## v38
// cpu
module cpu(clock,reset,imem_addr,imem_data,dmem_addr,dmem_we,dmem_wdata,dmem_rdata);
Settings: LEC_CHECK=0, CAP_MARGIN=20, CORE_ASPECT_RATIO=1.5, CORE_MARGIN=2, CORE_UTILIZATION=40, PLACE_DENSITY_LB_ADDON=0.05, SLEW_MARGIN=20; clock period 8.0 ns.
run.sh (not shown) runs the stock make flow with config.mk's settings and CLKGATE_MAP_FILE=.
Modified inputs, v31 compared to v38
Settings: PLACE_DENSITY_LB_ADDON no longer set, was 0.05; CORE_UTILIZATION now 54, was 40; CORE_ASPECT_RATIO no longer set, was 1.5; CTS_CLUSTER_SIZE now 95, previously not set; the clock period (ns, I/O delays scaled along) now 3.59, was 8.0.
Notes after the runs:
Completing all stages was not enough for v31: its layout failed the final checks because of setup timing. [compare] base=v38 new=v31: average routed wire per standard cell lost 2.4 um; total routed wire length on the met1 layer moved up; logic gate share of total power higher; final critical-path required period lower.
> inputs changed (v31 -> v16)
Settings: SETUP_SLACK_MARGIN now 1.27, previously not set; CTS_CLUSTER_SIZE now 99, was 95; PLACE_DENSITY now 0.36, previously not set; CORE_UTILIZATION now 72, was 54; CORE_ASPECT_RATIO now 0.5, previously not set; ABC_AREA now 1, previously not set; CTS_CLUSTER_DIAMETER now 292, previously not set; the clock period (ns, I/O delays scaled along) now 4.35, was 3.59.
==> results <==
- v16 never completed, since it errored out during global routing.
- v16 vs v31: chip area estimate from yosys synthesis up
- Of v31 and v16, the run reporting the higher combined area of all synthesized cells was v16.
- In the flow results for v31 and v16, the count of placed standard cells including taps is smaller on v31.

---

Setup of alpha:
Starting RTL as in the previous note.
Settings: LEC_CHECK=0, ABC_AREA=1, CAP_MARGIN=20, CELL_PAD_IN_SITES_DETAIL_PLACEMENT=1, CELL_PAD_IN_SITES_GLOBAL_PLACEMENT=2, CORE_MARGIN=2, CORE_UTILIZATION=40, GPL_ROUTABILITY_DRIVEN=0, MAX_ROUTING_LAYER=met4, MIN_ROUTING_LAYER=met1, SETUP_SLACK_MARGIN=1.42, SLEW_MARGIN=35; clock period 8.0 ns.
alpha: all stages complete, timing, DRC and antenna checks passed
> inputs changed (alpha -> beta)
# alpha
export LEC_CHECK = 0
export ABC_AREA = 1
export CAP_MARGIN = 20
export CELL_PAD_IN_SITES_DETAIL_PLACEMENT = 1
export CELL_PAD_IN_SITES_GLOBAL_PLACEMENT = 2
export CORE_MARGIN = 2
export CORE_UTILIZATION = 40
export GPL_ROUTABILITY_DRIVEN = 0
export MAX_ROUTING_LAYER = met4
export MIN_ROUTING_LAYER = met1
export SETUP_SLACK_MARGIN = 1.42
export SLEW_MARGIN = 35
create_clock -name core_clock -period 8.0 [get_ports {clock}]
# beta
export LEC_CHECK = 0
export ABC_AREA = 1
export CAP_MARGIN = 20
export CELL_PAD_IN_SITES_DETAIL_PLACEMENT = 1
export CELL_PAD_IN_SITES_GLOBAL_PLACEMENT = 2
export CORE_MARGIN = 2
export CORE_UTILIZATION = 40
export GPL_ROUTABILITY_DRIVEN = 0
export GPL_TIMING_DRIVEN = 0
export HOLD_SLACK_MARGIN = 0.18
export MAX_ROUTING_LAYER = met4
export MIN_ROUTING_LAYER = met1
export SETUP_SLACK_MARGIN = 0.24
export SLEW_MARGIN = 35
create_clock -name core_clock -period 10.1 [get_ports {clock}]
Findings:
- On area added between synthesis and finish: beta sits above alpha.
- [compare] base=alpha new=beta: power share of the combinational group grew by 1.4 points; total power shrank by about 18%; worst setup timing slack at the placement stage grew by 2.86 ns.
- Met3 wire length (beta over alpha): increase, about 70%
Modified inputs, gamma compared to beta
# beta
export LEC_CHECK = 0
export ABC_AREA = 1
export CAP_MARGIN = 20
export CELL_PAD_IN_SITES_DETAIL_PLACEMENT = 1
export CELL_PAD_IN_SITES_GLOBAL_PLACEMENT = 2
export CORE_MARGIN = 2
export CORE_UTILIZATION = 40
export GPL_ROUTABILITY_DRIVEN = 0
export GPL_TIMING_DRIVEN = 0
export HOLD_SLACK_MARGIN = 0.18
export MAX_ROUTING_LAYER = met4
export MIN_ROUTING_LAYER = met1
export SETUP_SLACK_MARGIN = 0.24
export SLEW_MARGIN = 35
create_clock -name core_clock -period 10.1 [get_ports {clock}]
# gamma
export LEC_CHECK = 0
export ABC_AREA = 1
export CAP_MARGIN = 20
export CORE_MARGIN = 2
export CORE_UTILIZATION = 72
export CTS_CLUSTER_DIAMETER = 372
export PLACE_DENSITY_LB_ADDON = 0.27
export SLEW_MARGIN = 20
create_clock -name core_clock -period 4.08 [get_ports {clock}]
## What came out
In gamma the implementation ran to completion but is not tape-out ready, as the final checks report setup timing.
Taking beta as the reference, in gamma first-pass iteration count of the detailed router moved up; global routing met3 resource utilization moved up.
The more densely filled core belongs to gamma, not beta.
Between gamma and beta, worst-case setup slack after placement is lower for gamma, beta comes in above that.
When the final numbers for gamma and beta were put side by side, the worst setup margin turned out to be smaller in gamma.
From beta to gamma the numbers moved as follows: routed wire length on met3 up 120%; reported combinational group power up 170%; clock transition at the registers of the reported paths up 0.02 ns; synthesized-area fraction occupied by xor and xnor cells flat.
Looking at global-route usage over all layers, gamma sits 14 points above beta.
diff inputs: gamma => delta
# gamma
export LEC_CHECK = 0
export ABC_AREA = 1
export CAP_MARGIN = 20
export CORE_MARGIN = 2
export CORE_UTILIZATION = 72
export CTS_CLUSTER_DIAMETER = 372
export PLACE_DENSITY_LB_ADDON = 0.27
export SLEW_MARGIN = 20
create_clock -name core_clock -period 4.08 [get_ports {clock}]
# delta
export LEC_CHECK = 0
export ABC_AREA = 1
export CAP_MARGIN = 20
export CORE_MARGIN = 2
export CORE_UTILIZATION = 72
export HOLD_SLACK_MARGIN = 0.3
export PLACE_DENSITY_LB_ADDON = 0.27
export SETUP_SLACK_MARGIN = 1.22
export SLEW_MARGIN = 20
create_clock -name core_clock -period 4.19 [get_ports {clock}]
==> comparison <==
delta: it failed during global routing, and the tool reported GRT-0232.
On total instance count after detailed placement: between delta and gamma, it ends up lower for delta.
Against gamma as the reference, delta delivers a lower number of buffers created by CTS.
Re total number of placement rows: no difference whatsoever between delta and gamma.
delta vs. gamma: proportion of register bits with asynchronous set or reset after synthesis roughly the same, die size shows no meaningful change, cell area after placement neither gained nor lost much, synthesized cell count did not really move, final HPWL from detailed placement grew by 4.6%.
Between delta and gamma, the post-CTS repair timing setup buffer count is lower for gamma.
Going from gamma to delta, the post-CTS resize count was found to have gone up by 177.
The inputs of epsilon differ from those of delta as listed below.
# delta
export LEC_CHECK = 0
export ABC_AREA = 1
export CAP_MARGIN = 20
export CORE_MARGIN = 2
export CORE_UTILIZATION = 72
export HOLD_SLACK_MARGIN = 0.3
export PLACE_DENSITY_LB_ADDON = 0.27
export SETUP_SLACK_MARGIN = 1.22
export SLEW_MARGIN = 20
create_clock -name core_clock -period 4.19 [get_ports {clock}]
# epsilon
export LEC_CHECK = 0
export CAP_MARGIN = 20
export CORE_MARGIN = 2
export CORE_UTILIZATION = 40
export SLEW_MARGIN = 20
create_clock -name core_clock -period 7.2 [get_ports {clock}]
## What came out
The final layout from epsilon, which completed every stage, passed the timing, DRC and antenna checks at the end of the flow.
In the reports for epsilon and delta, the larger number of instances in the synthesized netlist belongs to delta.
[compare] base=delta new=epsilon: starting utilization of the core area moved down; share of the synthesized netlist area taken by xor and xnor gates moved up; post-detailed-placement cell area moved down; chip area line of the yosys report moved down.
Half-perimeter wire length after detailed placement, epsilon vs delta: down by more than 10%
delta → epsilon: netlist area before placement -4.0%; adder-cell area share of the yosys netlist ~0 delta.
Delta(worst setup slack before clock tree synthesis, epsilon - delta) > 0
Power and IR drop assume default switching activity.
